==> v30: inputs <==
// Hq2x
module Hq2x #(parameter LENGTH = 16, parameter HALF_DEPTH = 1, parameter DWIDTH = HALF_DEPTH ? 11 : 23)
(
	input             clk,
	input             ce_in,
	input  [DWIDTH:0] inputpixel,
	input             mono,
	input             disable_hq2x,
	input             reset_frame,
	input             reset_line,
	input             ce_out,
	input       [1:0] read_y,
	input             hblank,
	output [DWIDTH:0] outpixel
);
==> flow/config.mk <==
export PLATFORM = sky130hd
export DESIGN_NAME = Hq2x
export DESIGN_NICKNAME = Hq2x
export VERILOG_FILES = /design/flow/design.v
export SDC_FILE = /design/flow/constraint.sdc
export NUM_CORES = 4
export LEC_CHECK = 0
export ABC_AREA = 1
export CAP_MARGIN = 20
export CELL_PAD_IN_SITES_DETAIL_PLACEMENT = 1
export CORE_ASPECT_RATIO = 0.7
export CORE_MARGIN = 2
export CORE_UTILIZATION = 45
export GPL_ROUTABILITY_DRIVEN = 0
export MAX_ROUTING_LAYER = met4
export PLACE_DENSITY = 0.6
export SETUP_SLACK_MARGIN = 0.33
export SLEW_MARGIN = 20
==> flow/constraint.sdc <==
create_clock -name core_clock -period 8.0 [get_ports {clk}]
set_input_delay 1.6000 -clock core_clock [delete_from_list [all_inputs] [get_ports {clk}]]
set_output_delay 1.6000 -clock core_clock [all_outputs]
set_load 0.01 [all_outputs]
run.sh (not shown) runs the stock make flow with config.mk's settings and CLKGATE_MAP_FILE=.
==> v2 (differences from v30) <==
- ABC_AREA: 1 -> default
- CELL_PAD_IN_SITES_DETAIL_PLACEMENT: 1 -> default
- CORE_ASPECT_RATIO: 0.7 -> default
- CORE_UTILIZATION: 45 -> 62
- GPL_ROUTABILITY_DRIVEN: 0 -> default
- MAX_ROUTING_LAYER: met4 -> default
- SETUP_SLACK_MARGIN: 0.33 -> default
==> flow/constraint.sdc (replaced) <==
create_clock -name core_clock -period 7.03 [get_ports {clk}]
set_input_delay 1.4060 -clock core_clock [delete_from_list [all_inputs] [get_ports {clk}]]
set_output_delay 1.4060 -clock core_clock [all_outputs]
set_load 0.01 [all_outputs]
==> v6 (differences from v30) <==
- ABC_AREA: 1 -> default
- CELL_PAD_IN_SITES_DETAIL_PLACEMENT: 1 -> 2
- CELL_PAD_IN_SITES_GLOBAL_PLACEMENT: default -> 2
- CORE_ASPECT_RATIO: 0.7 -> default
- CORE_UTILIZATION: 45 -> 24
- CTS_CLUSTER_DIAMETER: default -> 62
- GPL_ROUTABILITY_DRIVEN: 0 -> default
- MIN_ROUTING_LAYER: default -> met2
- PLACE_DENSITY: 0.6 -> default
- SETUP_SLACK_MARGIN: 0.33 -> 1.64
- TNS_END_PERCENT: default -> 10
==> results <==
Run status: v6 complete, no violations; v2 complete, no violations; v30 complete, no violations
Startpoint of the lowest-slack hold path: v6 blender.op0[5]$_DFFE_PP_; v2 blender.i30[18]$_DFFE_PP_; v30 blender.i10[16]$_DFFE_PP_
Reported sequential group power: v6 17.5 mW; v2 19.8 mW; v30 17.4 mW
Comb area share: v6 26.32%; v2 27.04%; v30 26.05%
Synthesized-area fraction occupied by ao, oa, aoi and oai cells: v6 4.901%; v2 4.901%; v30 11.98%
Chip Height: v6 716.7 um; v2 447.4 um; v30 442.8 um
Average via count per standard cell: v6 5.999; v2 6.466; v30 6.092
Leakage power figure: v6 47.86 nW; v2 46.54 nW; v30 49.11 nW
Endpoint, Worst Hold: v6 blender.op[5]$_DFFE_PP_; v2 blender.i3[18]$_DFFE_PP_; v30 blender.i1[16]$_DFFE_PP_
Post-synthesis simple-gate area fraction: v6 3.985%; v2 3.985%; v30 9.947%
Detailed placer's ending HPWL: v6 222.1 mm; v2 178.2 mm; v30 235.8 mm
Post-Syn Nets: v6 7,380; v2 7,380; v30 10,810
Required time of the critical path: v6 8660 ps; v2 7680 ps; v30 8710 ps

========
==> job 3918 <==
Starting RTL as in the previous note.
Settings: LEC_CHECK=0, CAP_MARGIN=0, CORE_MARGIN=2, CORE_UTILIZATION=56, CTS_CLUSTER_DIAMETER=260, GPL_ROUTABILITY_DRIVEN=0, MIN_ROUTING_LAYER=met2, PLACE_DENSITY=0.68, SLEW_MARGIN=20; clock period 6.98 ns.
==> job 5442 (differences from job 3918) <==
==> flow/config.mk (replaced) <==
export PLATFORM = sky130hd
export DESIGN_NAME = Hq2x
export DESIGN_NICKNAME = Hq2x
export VERILOG_FILES = /design/flow/design.v
export SDC_FILE = /design/flow/constraint.sdc
export NUM_CORES = 4
export LEC_CHECK = 0
export ABC_AREA = 1
export CAP_MARGIN = 20
export CORE_MARGIN = 2
export CORE_UTILIZATION = 68
export PLACE_DENSITY = 0.6
export SLEW_MARGIN = 20
==> flow/constraint.sdc (replaced) <==
create_clock -name core_clock -period 5.39 [get_ports {clk}]
set_input_delay 1.0780 -clock core_clock [delete_from_list [all_inputs] [get_ports {clk}]]
set_output_delay 1.0780 -clock core_clock [all_outputs]
set_load 0.01 [all_outputs]
==> comparison table <==
	job 3918	job 5442
Sequential area share after synthesis	68.4%	67.4%
Layer with the highest usage after global routing	met3	met2
# Post-CTS Setup Buffers	0	39
Yosys Instances	6,951	10,383
Combinational-cell power consumption	9810 uW	18,900 uW
Total GRT Usage	38.1%	36.7%
Worst relative slew slack	19.2%	22.0%
Final hold slack	0.414 ns	0.391 ns
Data arrival time of the worst path	7.26 ns	6.20 ns
Non-Clock Inverter Count	276	747
Via count of the first global-routing pass	93,973	83,100
Floorplan utilization	56.2%	68.5%
Flip-flop and latch power	20,000 uW	25,800 uW
Routed met1 length	0 um	131,000 um
Power dissipated in the clock network	15,500 uW	19,000 uW
Post-route fraction of the period consumed by the critical path	95.0%	104%
Fill count	14,944	10,484
Fraction of area in multi-input gates	26.9%	26.9%
# clk buffers	385	391
Clk latency late pin	0.98 ns	0.95 ns
DR WL met2	142,000 um	162,000 um
Resized Gates After CTS	0	266
Run status	timing/DRC/antenna clean	failed layout checks
Violated checks	-	negative setup slack
Area of the mapped netlist	122,000 um2	124,000 um2
Mean instance size in the synthesized netlist	17.5 um2	11.9 um2
Clock Pin Slew Worst Setup and Hold Paths	0.06 ns	0.07 ns
Sum of negative setup slack	0 ns	-1.58 ns

========
==> trial 91 <==
Starting RTL as in the previous note.
Settings: LEC_CHECK=0, ABC_AREA=1, CAP_MARGIN=0, CORE_MARGIN=2, CORE_UTILIZATION=72, CTS_CLUSTER_SIZE=10, PLACE_DENSITY_LB_ADDON=0.09, SLEW_MARGIN=20; clock period 4.69 ns.
==> inputs of build 68, as changes to trial 91 <==
==> flow/config.mk (replaced) <==
export PLATFORM = sky130hd
export DESIGN_NAME = Hq2x
export DESIGN_NICKNAME = Hq2x
export VERILOG_FILES = /design/flow/design.v
export SDC_FILE = /design/flow/constraint.sdc
export NUM_CORES = 4
export LEC_CHECK = 0
export CAP_MARGIN = 40
export CORE_MARGIN = 2
export CORE_UTILIZATION = 72
export PLACE_DENSITY = 0.6
export SETUP_SLACK_MARGIN = -0.27
export SLEW_MARGIN = 20
==> flow/constraint.sdc (replaced) <==
create_clock -name core_clock -period 5.54 [get_ports {clk}]
set_input_delay 1.1080 -clock core_clock [delete_from_list [all_inputs] [get_ports {clk}]]
set_output_delay 1.1080 -clock core_clock [all_outputs]
set_load 0.01 [all_outputs]
==> summary of the runs <==
Of trial 91 and build 68, trial 91 has the higher fmax (gap 11%, measured against build 68).
Sequential share of layout area: build 68 is higher than trial 91 (1.3 points).
Between build 68 and trial 91, the lower cell count is in build 68 (gap 25%, measured against trial 91).
Against build 68, the utilization of trial 91 is higher by 0.73 points.
Power: trial 91 is larger than build 68 (22%).
Of build 68 and trial 91, build 68 has the higher worst setup slack (gap 0.23 ns).
Against build 68, the die size of trial 91 is higher by 1.5%.
Trial 91 produced a layout that fails on negative setup slack. Build 68 reached the layout checks and failed them: negative setup slack.
Of build 68 and trial 91, trial 91 has the higher clock power (gap 13%, measured against trial 91).
==> figures <==
                                                                                         build 68                  trial 91
Outcome                                                                  finished with violations  finished with violations
Reasons for failing layout checks                                            negative setup slack      negative setup slack
Source-to-sink clock delay at the later pin of the worst-skew pair                        0.99 ns                   0.98 ns
Weighted congestion reported at the end of routability-driven placement                     0.866                     0.953
Levels on crit path                                                                            26                        34
Final sum of negative setup slack                                                       -35.26 ns                 -58.94 ns
Setup Viol. Count Final                                                                        71                        75
Static leakage                                                                          0.0502 µW                 0.0542 µW
Relative slew margins                                                                       27.4%                     14.7%
Internal power contribution                                                              43900 µW                  52600 µW
Logic area                                                                              38700 µm²                 38800 µm²
Switching share of power                                                                    30.5%                     31.5%
Adders+Majority by Area                                                                     4.57%                     4.50%
Cts bufs inserted                                                                             289                       333
Tapcells                                                                                     2218                      2233
CP Launch Point                                                                blender.df_rule[1]             blender.op[4]
Routed WL                                                                               385000 µm                 370000 µm
Endpoint, Worst Hold                                                               blender.i1[19]               nextpatt[2]
Most used cell along the critical path                                                      buf_4                   nand2_1

========
==> run Z <==
Hq2x again, from the RTL that the note above started with.
make LEC_CHECK=0 CAP_MARGIN=20 CORE_MARGIN=2 CORE_UTILIZATION=45 PLACE_DENSITY=0.6 SETUP_SLACK_MARGIN=-0.24 SLEW_MARGIN=20 finish   # period 7.21 ns
==> inputs of run R, as changes to run Z <==
ABC_AREA = 1   (was not set)
CELL_PAD_IN_SITES_DETAIL_PLACEMENT = 2   (was not set)
CELL_PAD_IN_SITES_GLOBAL_PLACEMENT = 3   (was not set)
CORE_ASPECT_RATIO = 0.7   (was not set)
GPL_ROUTABILITY_DRIVEN = 1   (was not set)
MAX_ROUTING_LAYER = met4   (was not set)
SETUP_SLACK_MARGIN = 0.33   (was -0.24)
==> flow/constraint.sdc (replaced) <==
create_clock -name core_clock -period 8.0 [get_ports {clk}]
set_input_delay 1.6000 -clock core_clock [delete_from_list [all_inputs] [get_ports {clk}]]
set_output_delay 1.6000 -clock core_clock [all_outputs]
set_load 0.01 [all_outputs]
==> inputs of run Y, as changes to run Z <==
CAP_MARGIN = 40   (was 20)
CORE_UTILIZATION = 72   (was 45)
PLACE_DENSITY = 0.35   (was 0.6)
SETUP_SLACK_MARGIN = -0.4   (was -0.24)
==> flow/constraint.sdc (replaced) <==
create_clock -name core_clock -period 4.01 [get_ports {clk}]
set_input_delay 0.8020 -clock core_clock [delete_from_list [all_inputs] [get_ports {clk}]]
set_output_delay 0.8020 -clock core_clock [all_outputs]
set_load 0.01 [all_outputs]
==> results.txt <==
Physical design

The run finished, with violations left. The checks that failed: setup timing. The count of final setup violators stands at 77. The post-layout period usage of the worst path stands at 156%.

The number of buffers inserted during clock tree synthesis stands at 286. The critical path runs through a total of 25 cells. After layout, the worst setup slack is -2.26 ns.
the above is filed under run Y

==> results.txt <==
Physical design

OpenROAD reports that the post-layout worst path occupies 96.5% of the period. The tree is rooted in a sky130_fd_sc_hd__clkbuf_16. The cell depth of the worst setup path stands at 31. The setup slack after layout stands at 0.254 ns. The run finished with no timing, DRC or antenna violations. STA classifies the critical path endpoint as a flip-flop. The number of antenna violations at the first check in global routing stands at 7.
the above is filed under run Z

==> results.txt <==
Physical design

The flow ran to the end and the layout has no timing, DRC or antenna violations. The area share of the largest cell type after synthesis stands at 66.2%. The CTS report gives the tree buffer count as 287. The post-layout period usage of the worst path stands at 88.8%. After layout, the worst setup slack is 0.896 ns.
the above is filed under run R

Power is estimated from default activity; no workload was simulated.
